Setup of v3:
==> flow/design.v (excerpt) <==
module JAM (
input CLK,
input RST,
output reg [2:0] W,
output reg [2:0] J,
input [6:0] Cost,
output [3:0] MatchCount,
output [9:0] MinCost,
output Valid );
Settings: LEC_CHECK=0, ABC_AREA=1, CAP_MARGIN=20, CORE_MARGIN=2, CORE_UTILIZATION=40, CTS_CLUSTER_DIAMETER=292, SLEW_MARGIN=20; clock period 6.2 ns.
run.sh (not shown) runs the stock make flow with config.mk's settings and CLKGATE_MAP_FILE=.
Input changes introduced in v56 (baseline for comparison: v3):
Settings: an added CORE_ASPECT_RATIO of 0.79; an added CTS_CLUSTER_SIZE of 53; a deleted ABC_AREA that had been 1; a change of CTS_CLUSTER_DIAMETER from 292 to 228; a change of CORE_UTILIZATION from 40 to 42.
Findings:
Taking v3 as the reference, in v56 total area of sequential cells roughly the same; global-route wire length before repair rose by about 17%. The clock share of power reported for v56 is smaller than that of v3 by 0.7 points. v56 ends up with a multi-input logic area that is 30% higher than in v3. v3 leaves more setup margin than v56. Total sequential power: v3 vs v56, no meaningful difference. Higher critical path's largest stage delay was reported by v3, not v56. v3 → v56: setup-violating endpoint count in the final report saw little to no change; data-path buffer share of cell area in the final layout increased by 6.5 points relative to the old numbers.
Here is what was changed in the inputs of v50 compared with v56.
Settings: ABC_AREA newly set to 1; GPL_ROUTABILITY_DRIVEN newly set to 0; CORE_ASPECT_RATIO removed (was 0.79); SETUP_SLACK_MARGIN newly set to 1.47; CTS_CLUSTER_SIZE removed (was 53); CTS_CLUSTER_DIAMETER changed from 228 to 188; CELL_PAD_IN_SITES_GLOBAL_PLACEMENT newly set to 2; SLEW_MARGIN changed from 20 to 0; MIN_ROUTING_LAYER newly set to met2; MAX_ROUTING_LAYER newly set to met4; CORE_UTILIZATION changed from 42 to 40.
[summary]
v56 finished every step from synthesis to the final layout, and the layout passed the timing, DRC and antenna checks.
v50 never completed, since it errored out during global routing (5_1_grt).
The area fraction in mux cells of v50 falls short of that of v56 by 10 points.
A dominant kind of combinational cell of AND-OR/OR-AND gates is what v56 shows, while simple AND/OR/NAND/NOR gates belongs to v50.
Chip width: v50 < v56
Area figure in the yosys stat output (v50 vs. v56) decreases by a little under 10%
Comparing post-cts repair resize count for v50 and v56, the bigger number came from v50.
v50 ends up with a number of rows in the core area that is 8.5% higher than in v56.
The number of cells in the yosys synthesis report reported for v50 is greater than that of v56 by 11%.
Initial standard-cell utilization of the core came out lower on v50 than on v56.
The area fraction in full adders, half adders and majority gates reported for v50 is greater than that of v56 by 1.2 points.
Relative to v50, the following input files were edited for v54:
Settings: MIN_ROUTING_LAYER no longer set, was met2; CORE_UTILIZATION now 8, was 40; SLEW_MARGIN now 20, was 0; GPL_ROUTABILITY_DRIVEN no longer set, was 0; MAX_ROUTING_LAYER no longer set, was met4; ABC_AREA no longer set, was 1; CELL_PAD_IN_SITES_GLOBAL_PLACEMENT no longer set, was 2; CTS_CLUSTER_DIAMETER no longer set, was 188; SETUP_SLACK_MARGIN no longer set, was 1.47; the clock period (ns, I/O delays scaled along) now 7.64, was 6.2.
Results
In v54, the die size came out 140,000 um2 above the value in v50. Comparing v54 and v50, synthesized cell area is higher on v54. On net count after synthesis, the higher figure sits with v50, not v54. v54 finished every stage and its layout cleared the timing, DRC and antenna checks. Diff v50 -> v54 | placed wire-length estimate | up slightly. Comparing area share of xor/xnor cells in the synthesized design for v54 and v50, the bigger number came from v54. v54 — number of standard cells after synthesis 10% lower, v50 as reference.

========
Starting RTL as in the previous note.
clock: 3.23 ns
lec_check: 0
abc_area: 1
cap_margin: 20
core_margin: 2
core_utilization: 72
cts_cluster_diameter: 392
cts_cluster_size: 100
place_density: 0.37
slew_margin: 20
tns_end_percent: 5
The baseline aborted during global routing (5_1_grt), error GRT-0232.
Edit:
Settings changed: ABC_AREA 1 to not set, CORE_UTILIZATION 72 to 56, CTS_CLUSTER_DIAMETER 392 to not set, CTS_CLUSTER_SIZE 100 to not set, PLACE_DENSITY 0.37 to not set, SETUP_SLACK_MARGIN set to 1.01.
Clock period 3.23 ns to 3.49 ns, I/O delays scaled along.
The changed run produced a layout that fails on negative setup slack.
Die area is higher by about 40%.
Synthesized cell count came out lower by 10%.
Synthesized area rose by 11%.
Edit:
Settings changed: CORE_UTILIZATION 56 to 63, SETUP_SLACK_MARGIN 1.01 to not set, TNS_END_PERCENT 5 to not set.
Clock period 3.49 ns to 7.64 ns, I/O delays scaled along.
Outcome: The new run completed with no timing, DRC or antenna violations. Cell count is lower by 16%. Hold slack improves by 5.5 ps. Die area goes down by 11%. Final area drops by 20%. Clock skew climbs by 6.3 ps. Routed wire length decreases by 13%. Worst setup slack improved by 2800 ps. Synthesized area is unchanged. Sequential power fell by 54%. Combinational power falls by 65%.
Edit:
Settings changed: CORE_UTILIZATION 63 to 40.
Clock period 7.64 ns to 6.2 ns, I/O delays scaled along.
What happened:
- The new run ran to the end with no violations
- setup slack degrades by 200 ps
- die size climbs by 56%
- cell area is higher by 9.1%
- routed wire length went up by about 4.6%
- sequential share of layout area shrinks by 2.2 points
- power is higher by about 23%
- fmax came out higher by 20%
- combinational power grows by about 30%
- hold slack gets better by 9.1 ps
- final cell count went up by 15%

========
JAM again, from the RTL that the note above started with.
export LEC_CHECK = 0
export CAP_MARGIN = 20
export CELL_PAD_IN_SITES_DETAIL_PLACEMENT = 0
export CELL_PAD_IN_SITES_GLOBAL_PLACEMENT = 3
export CORE_ASPECT_RATIO = 0.96
export CORE_MARGIN = 3
export CORE_UTILIZATION = 26
export CTS_CLUSTER_DIAMETER = 355
export CTS_CLUSTER_SIZE = 99
export GPL_ROUTABILITY_DRIVEN = 1
export HOLD_SLACK_MARGIN = -0.08
export MAX_ROUTING_LAYER = met4
export MIN_ROUTING_LAYER = met2
export SLEW_MARGIN = 0
export TNS_END_PERCENT = 45
create_clock -name core_clock -period 7.61 [get_ports {CLK}]
The baseline ran to the end with no violations.
Rerun with:
CELL_PAD_IN_SITES_DETAIL_PLACEMENT = unset   (was 0)
CELL_PAD_IN_SITES_GLOBAL_PLACEMENT = unset   (was 3)
CORE_ASPECT_RATIO = unset   (was 0.96)
CORE_MARGIN = 2   (was 3)
CORE_UTILIZATION = 57   (was 26)
CTS_CLUSTER_DIAMETER = unset   (was 355)
CTS_CLUSTER_SIZE = unset   (was 99)
GPL_ROUTABILITY_DRIVEN = unset   (was 1)
HOLD_SLACK_MARGIN = unset   (was -0.08)
MAX_ROUTING_LAYER = unset   (was met4)
MIN_ROUTING_LAYER = unset   (was met2)
SLEW_MARGIN = 20   (was 0)
TNS_END_PERCENT = unset   (was 45)
clock period = 3.67 ns   (was 7.61 ns; I/O delays follow)
=> The new run completed and failed the layout checks on negative setup slack. Via count came out lower by about a fifth. Setup slack is worse by 2600 ps. Global-route usage came out higher by 7.5 points. Non-clock buffer count came out higher by 288. Routed wire length came out lower by a little under a tenth. Final cell count came out lower by a few percent. Power came out higher by well over a third. Cell area came out higher by about a fifth. Die area came out lower by well over a third.
No activity file was given, so power comes from the tool's default toggle rates.
